== job 4113 ==
// asx_soupbintcp_itch
module asx_soupbintcp_itch (
    input  wire        clk,
    input  wire        rst,
    input  wire        ip_payload_valid,
    input  wire [7:0]  ip_payload_data,
    input  wire        ip_payload_start,
    input  wire        ip_payload_end,
    output wire [15:0] tcp_src_port,
    output wire [15:0] tcp_dst_port,
    output wire [31:0] tcp_seq_num,
    output wire [31:0] tcp_ack_num,
    output wire [3:0] tcp_data_offset,
    output wire [7:0] tcp_flags,
    output wire [15:0] tcp_window,
    output wire tcp_flag_syn,
    output wire tcp_flag_ack,
    output wire tcp_flag_fin,
    output wire tcp_flag_rst,
    output wire tcp_flag_psh,
    output wire tcp_header_valid,
    output wire tcp_parse_error,
    output wire session_active,
    output wire [63:0] session_sequence,
    output wire [7:0] pkt_type,
    output wire pkt_type_valid,
    output wire pkt_heartbeat,
    output wire pkt_login_accepted,
    output wire pkt_login_rejected,
    output wire pkt_end_session,
    output wire [31:0] seq_data_count,
    output wire [31:0] heartbeat_count,
    output wire parse_error,
    output wire msg_valid,
    output wire [7:0] msg_type,
    output wire msg_error,
    output wire [31:0] timestamp,
    output wire [63:0] order_id,
    output wire [31:0] orderbook_id,
    output wire side,
    output wire add_order_valid,
    output wire add_order_start,
    output wire [63:0] quantity,
    output wire [31:0] price,
    output wire [15:0] order_attributes,
    output wire order_executed_valid,
    output wire [63:0] exec_quantity,
    output wire order_cancel_valid,
    output wire order_delete_valid,
    output wire order_replace_valid,
    output wire directory_valid,
    output wire system_event_valid,
    output wire [7:0] event_code,
    output wire [31:0] total_messages,
    output wire [31:0] parse_errors
);
For scale: roughly 680 I/O pins, about 32000 um2 of cells after synthesis.
export LEC_CHECK = 0
export ABC_AREA = 1
export CAP_MARGIN = 20
export CORE_MARGIN = 2
export CORE_UTILIZATION = 72
export CTS_CLUSTER_DIAMETER = 397
export SLEW_MARGIN = 20
create_clock -name core_clock -period 1.45 [get_ports {clk}]
run.sh (not shown) runs the stock make flow with config.mk's settings and CLKGATE_MAP_FILE=.
Flow for job 4113 halted at detailed placement, error code DPL-0038.
Edits applied to the flow inputs when going from job 4113 to job 6967:
diff --git a/flow/config.mk b/flow/config.mk
--- a/flow/config.mk
+++ b/flow/config.mk
@@ -7,7 +7,5 @@
 export LEC_CHECK = 0
-export ABC_AREA = 1
 export CAP_MARGIN = 20
 export CORE_MARGIN = 2
-export CORE_UTILIZATION = 72
-export CTS_CLUSTER_DIAMETER = 397
+export CORE_UTILIZATION = 40
 export SLEW_MARGIN = 20
==> flow/constraint.sdc <==
create_clock -name core_clock -period 3.83 [get_ports {clk}]
set_input_delay 0.7660 -clock core_clock [delete_from_list [all_inputs] [get_ports {clk}]]
set_output_delay 0.7660 -clock core_clock [all_outputs]
set_load 0.01 [all_outputs]
[summary]
Average size of a mapped cell was higher in job 6967 than in job 4113.
Count of unique library cells instantiated by Yosys: job 6967 > job 4113
Job 6967 | stages: all done | timing, DRC, antenna: all pass
Die size, job 6967 vs job 4113: up by more than half
Job 4113 → job 6967: gate count of the mapped netlist shows a reduction of 23%; proportion of synthesized area in mux cells shows an increase of 2.0 points; area fraction in and, or, nand and nor cells after synthesis shows a reduction of 2.6 points.
Job 6967 ends up with higher site row count than job 4113 does.
Synthesized area, job 4113 and job 6967: larger value in job 4113
Measured against each other, job 4113 and job 6967 differ in summed standard-cell area reported by yosys, the lower figure coming from job 6967.
Against job 4113 as the reference, job 6967 delivers a lower starting density of the core.
In job 6967, the horizontal die size came out about 30% above the value in job 4113.
Input changes introduced in job 6915 (baseline for comparison: job 6967):
diff --git a/flow/config.mk b/flow/config.mk
--- a/flow/config.mk
+++ b/flow/config.mk
@@ -9,3 +9,5 @@
 export CORE_MARGIN = 2
-export CORE_UTILIZATION = 40
+export CORE_UTILIZATION = 70
+export CTS_CLUSTER_SIZE = 36
+export SETUP_SLACK_MARGIN = -0.2
 export SLEW_MARGIN = 20
==> flow/constraint.sdc <==
create_clock -name core_clock -period 2.79 [get_ports {clk}]
set_input_delay 0.5580 -clock core_clock [delete_from_list [all_inputs] [get_ports {clk}]]
set_output_delay 0.5580 -clock core_clock [all_outputs]
set_load 0.01 [all_outputs]
[summary]
Status: job 6915 FAILED at global routing (tool error)
The overall chip area of job 6915 falls short of that of job 6967 by 42%.
As far as number of top-level pins goes, job 6915 and job 6967 are indistinguishable; the numbers are identical.
The area of the placeable core in job 6915 sits about 43% below the value recorded for job 6967.
Side by side, number of placed instances with taps included turned out lower in job 6915 than in job 6967.
The pre-CTS setup slack of job 6915 is lower than that of job 6967.
Job 6915: routability-driven placement congestion ratio is about 4.6% higher than what job 6967 reported.
From job 6967 to job 6915 the numbers moved as follows: overall die height decreased by 24% relative to the old numbers, post-placement cell area closely matched the old numbers, net count entering floorplan closely matched the old numbers.
Diff job 6967 -> job 6915 | number of buffers created by CTS | down by more than 10%
In the reports for job 6967 and job 6915, the larger post-cts resize count belongs to job 6915.
[inputs] job 6968 vs job 6915
diff --git a/flow/config.mk b/flow/config.mk
--- a/flow/config.mk
+++ b/flow/config.mk
@@ -7,7 +7,7 @@
 export LEC_CHECK = 0
+export ABC_AREA = 1
 export CAP_MARGIN = 20
+export CORE_ASPECT_RATIO = 1.33
 export CORE_MARGIN = 2
-export CORE_UTILIZATION = 70
-export CTS_CLUSTER_SIZE = 36
-export SETUP_SLACK_MARGIN = -0.2
+export CORE_UTILIZATION = 62
 export SLEW_MARGIN = 20
==> flow/constraint.sdc <==
create_clock -name core_clock -period 2.56 [get_ports {clk}]
set_input_delay 0.5120 -clock core_clock [delete_from_list [all_inputs] [get_ports {clk}]]
set_output_delay 0.5120 -clock core_clock [all_outputs]
set_load 0.01 [all_outputs]
Notes after the runs:
Diff job 6915 -> job 6968 | core utilization at floorplan | decrease of 7.9 points
Simple-gate share of the synthesized area ended up 2.6 points higher on job 6968 than on job 6915.
Floorplan check, job 6968 vs job 6915: die outline larger in job 6968
Completing all stages was not enough for job 6968: its layout failed the final checks because of negative setup slack.
Sort job 6915 and job 6968 by number of clock buffers inserted by TritonCTS asc -> top: job 6968
Area fraction in full adders, half adders and majority gates of job 6915 is on par with job 6968.
